## xenon
Design conv, start of the top module:
module conv(
           input Aclk,
           input rst,
           input [7:0] Xin,
           input [7:0] Kin,
           output reg [7:0] Rout,
           output reg result_done
       );
Size in the first run: about 2300 cells after synthesis, ~130 flip-flops, roughly 27 I/O pins, about 21000 um^2 of cells after synthesis.
Settings: LEC_CHECK=0, CAP_MARGIN=5, CELL_PAD_IN_SITES_DETAIL_PLACEMENT=1, CORE_ASPECT_RATIO=0.64, CORE_MARGIN=8, CORE_UTILIZATION=29, CTS_CLUSTER_DIAMETER=345, CTS_CLUSTER_SIZE=14, GPL_ROUTABILITY_DRIVEN=0, GPL_TIMING_DRIVEN=0, HOLD_SLACK_MARGIN=0.15, MIN_ROUTING_LAYER=met1, PLACE_DENSITY_LB_ADDON=0.07, SETUP_SLACK_MARGIN=-0.57, SLEW_MARGIN=20, TNS_END_PERCENT=90; clock period 8.99 ns.
run.sh (not shown) runs the stock make flow with config.mk's settings and CLKGATE_MAP_FILE=.
The final report for xenon shows a completed flow and a layout that fails verification, specifically negative setup slack.
Input changes introduced in willow (baseline for comparison: xenon):
Settings: CORE_ASPECT_RATIO no longer set, was 0.64; CORE_MARGIN now 2, was 8; HOLD_SLACK_MARGIN no longer set, was 0.15; CTS_CLUSTER_SIZE no longer set, was 14; MIN_ROUTING_LAYER no longer set, was met1; CTS_CLUSTER_DIAMETER no longer set, was 345; TNS_END_PERCENT no longer set, was 90; GPL_TIMING_DRIVEN no longer set, was 0; GPL_ROUTABILITY_DRIVEN no longer set, was 0; CORE_UTILIZATION now 26, was 29; CAP_MARGIN now 20, was 5; CELL_PAD_IN_SITES_DETAIL_PLACEMENT no longer set, was 1; SETUP_SLACK_MARGIN no longer set, was -0.57; PLACE_DENSITY_LB_ADDON no longer set, was 0.07; the clock period (ns, I/O delays scaled along) now 15.1, was 8.99.
==> comparison <==
- The flow did not stop early for willow: all stages ran, and the layout cleared the timing, DRC and antenna checks.
- [compare] base=xenon new=willow: buffers plus inverters on the worst setup path down 1, number of tap cells added at floorplan went up, post-placement setup slack moved up, die width shrank by 65 um.
- Looking at vias after detailed routing, willow sits 4.0% lower than xenon does.
- xenon and willow ended up with nearly the same sequential share of layout area.
- Summary: wire length, willow better than xenon
- The lower worst setup slack came out of xenon.
Modified inputs, amber compared to willow
Settings: swapping 26 for 40 in CORE_UTILIZATION; swapping 15.1 for 10.0 in the clock period (ns, I/O delays scaled along).
Notes after the runs:
- amber was carried through to the last stage, and its layout satisfied the timing, DRC and antenna checks.
- Summary: highest attainable clock frequency, amber worse than willow
- Diff willow -> amber: worst path setup slack after routing shows a reduction of 5.24 ns; final-layout clock buffer total now sits higher; met1 wire length moved down.
- The sequential share of layout area in amber sits 0.28 points above the value recorded for willow.
- Core util | amber vs willow | amber higher
- Looking only at length of the first detailed-routing pass in iterations, and setting everything else aside, the higher value of amber and willow goes to amber.

---

## cedar
The RTL this note starts from:
==> flow/design.v <==
`timescale 1ns/100ps
module conv(
           input Aclk,
           input rst,
           input [7:0] Xin,
           input [7:0] Kin,
           output reg [7:0] Rout,
           output reg result_done
       );
reg [7:0] pattern [9-1:0];
reg [4:0] daddr;
wire pattern_done;
reg [7:0] kernel [4-1:0];
reg [4:0] kaddr;
wire kernel_done;
reg [7:0] result [4-1:0];
reg [4:0] out_cnt;
integer i;
assign pattern_done = (daddr-1>=9) ? 1'd1 : 1'd0;
always@(posedge Aclk)
begin
    if(rst)
    begin
        for(i=0;i<9;i=i+1)
        begin
            pattern[i] <= 7'd0;
        end
        daddr <= 5'd1;   
    end
    else
    begin
        if(pattern_done)
        begin
            pattern[daddr] <= pattern[daddr];
            daddr <= daddr;
        end
        else
        begin
            pattern[daddr-1] <= Xin;
            daddr <= daddr + 5'd1;
        end
    end
end
assign kernel_done = (kaddr-1>=4) ? 1'd1 : 1'd0;
always@(posedge Aclk)
begin
    if(rst)
    begin
        for(i=0;i<4;i=i+1)
        begin
            kernel[i] <= 7'd0;
        end
        kaddr <= 5'd1;
    end
    else
    begin
        if(kernel_done)
        begin
            kernel[kaddr] <= kernel[kaddr];
            kaddr <= kaddr;
        end
        else
        begin
            kernel[kaddr-1] <= Kin;
            kaddr <= kaddr + 5'd1;
        end
    end
end
always@(*)
begin
    if(rst)
    begin
        for(i=0;i<4;i=i+1)
        begin
            result[i] = 7'd0;
        end
    end
    else
    begin
        if(pattern_done & kernel_done)
        begin
            result[0] = pattern[0]*kernel[0] + pattern[1]*kernel[1] + pattern[3]*kernel[2] + pattern[4]*kernel[3];
            result[1] = pattern[1]*kernel[0] + pattern[2]*kernel[1] + pattern[4]*kernel[2] + pattern[5]*kernel[3];
            result[2] = pattern[3]*kernel[0] + pattern[4]*kernel[1] + pattern[6]*kernel[2] + pattern[7]*kernel[3];
            result[3] = pattern[4]*kernel[0] + pattern[5]*kernel[1] + pattern[7]*kernel[2] + pattern[8]*kernel[3];
        end
        else
        begin
            for(i=0;i<4;i=i+1)
            begin
                result[i] = 7'd0;
            end
        end
    end
end
always@(posedge Aclk)
begin
    if(rst)
    begin
        result_done <= 1'd0;
    end
    else
    begin
        if(pattern_done & kernel_done)
        begin
            result_done <= 1'd1;
        end
        else
        begin
            result_done <= result_done;
        end
    end
end
always@(posedge Aclk)
begin
    if(rst)
    begin
        Rout <= 7'd0;
        out_cnt <= 5'd1;
    end
    else
    begin
        if(pattern_done & kernel_done)
        begin
            out_cnt <= out_cnt + 5'd1;
            Rout <= result[out_cnt-1];
        end
        else
        begin
            out_cnt <= 5'd1;
            Rout <= 5'd0;
        end
    end
end
endmodule
clock: 6.5 ns
lec_check: 0
cap_margin: 0
core_aspect_ratio: 0.92
core_margin: 2
core_utilization: 72
cts_cluster_size: 81
place_density_lb_addon: 0.0
setup_slack_margin: 1.83
slew_margin: 20
tns_end_percent: 65
cedar completed end to end; final checks failed (setup timing).
--- input diff cedar..garnet ---
Settings: removing PLACE_DENSITY_LB_ADDON (formerly 0.0); removing TNS_END_PERCENT (formerly 65); removing CTS_CLUSTER_SIZE (formerly 81); removing CORE_ASPECT_RATIO (formerly 0.92); removing SETUP_SLACK_MARGIN (formerly 1.83); changing CORE_UTILIZATION from 72 to 63; changing CAP_MARGIN from 0 to 20; changing the clock period (ns, I/O delays scaled along) from 6.5 to 4.36.
==> comparison <==
Status garnet: flow complete, layout not clean - setup timing
garnet vs cedar — die area climbed by more than 10%
garnet: maximum number of pins on one net before global-route repair is 14 lower than what cedar reported.
Looking at highest routing layer actually used, the met5 result is from cedar; the met4 one comes from garnet.
STATUS final HPWL from detailed placement: garnet loses against cedar
In the metrics for cedar and garnet, the one carrying the lower global-route wire length before repair is cedar.
Delta (garnet minus cedar): post-route worst setup slack -2.15 ns, core utilization -7.6 points, worst hold slack lower.
Relative to garnet, the following input files were edited for juniper:
Settings: CTS_CLUSTER_SIZE: unset -> 32; CORE_UTILIZATION: 63 -> 66; the clock period (ns, I/O delays scaled along): 4.36 -> 5.93.
--- outcome ---
Complete run, failing final checks: juniper, reason setup timing. Count of buffering cells on the critical path with inverters included: juniper > garnet. As of juniper, non-clock buffer count had fallen by a little under 10% compared to garnet. Taking garnet as the reference, in juniper horizontal die dimension saw a decrease.
Changes in violet relative to juniper:
Settings: CTS_CLUSTER_SIZE: 32 -> unset; CORE_UTILIZATION: 66 -> 63; the clock period (ns, I/O delays scaled along): 5.93 -> 7.85.
Across juniper and violet, a clean result was obtained everywhere but in juniper. [flow] juniper | stages: complete | final checks: fail | reason: setup timing. From violet to juniper, count of endpoints failing hold in the final timing report did not move at all. juniper → violet: post-CTS setup buffer count saw a decrease, setup slack of the critical path after layout saw an increase. Final-report setup violation count is higher on juniper. Comparing violet and juniper, mean number of vias per cell is lower on violet.
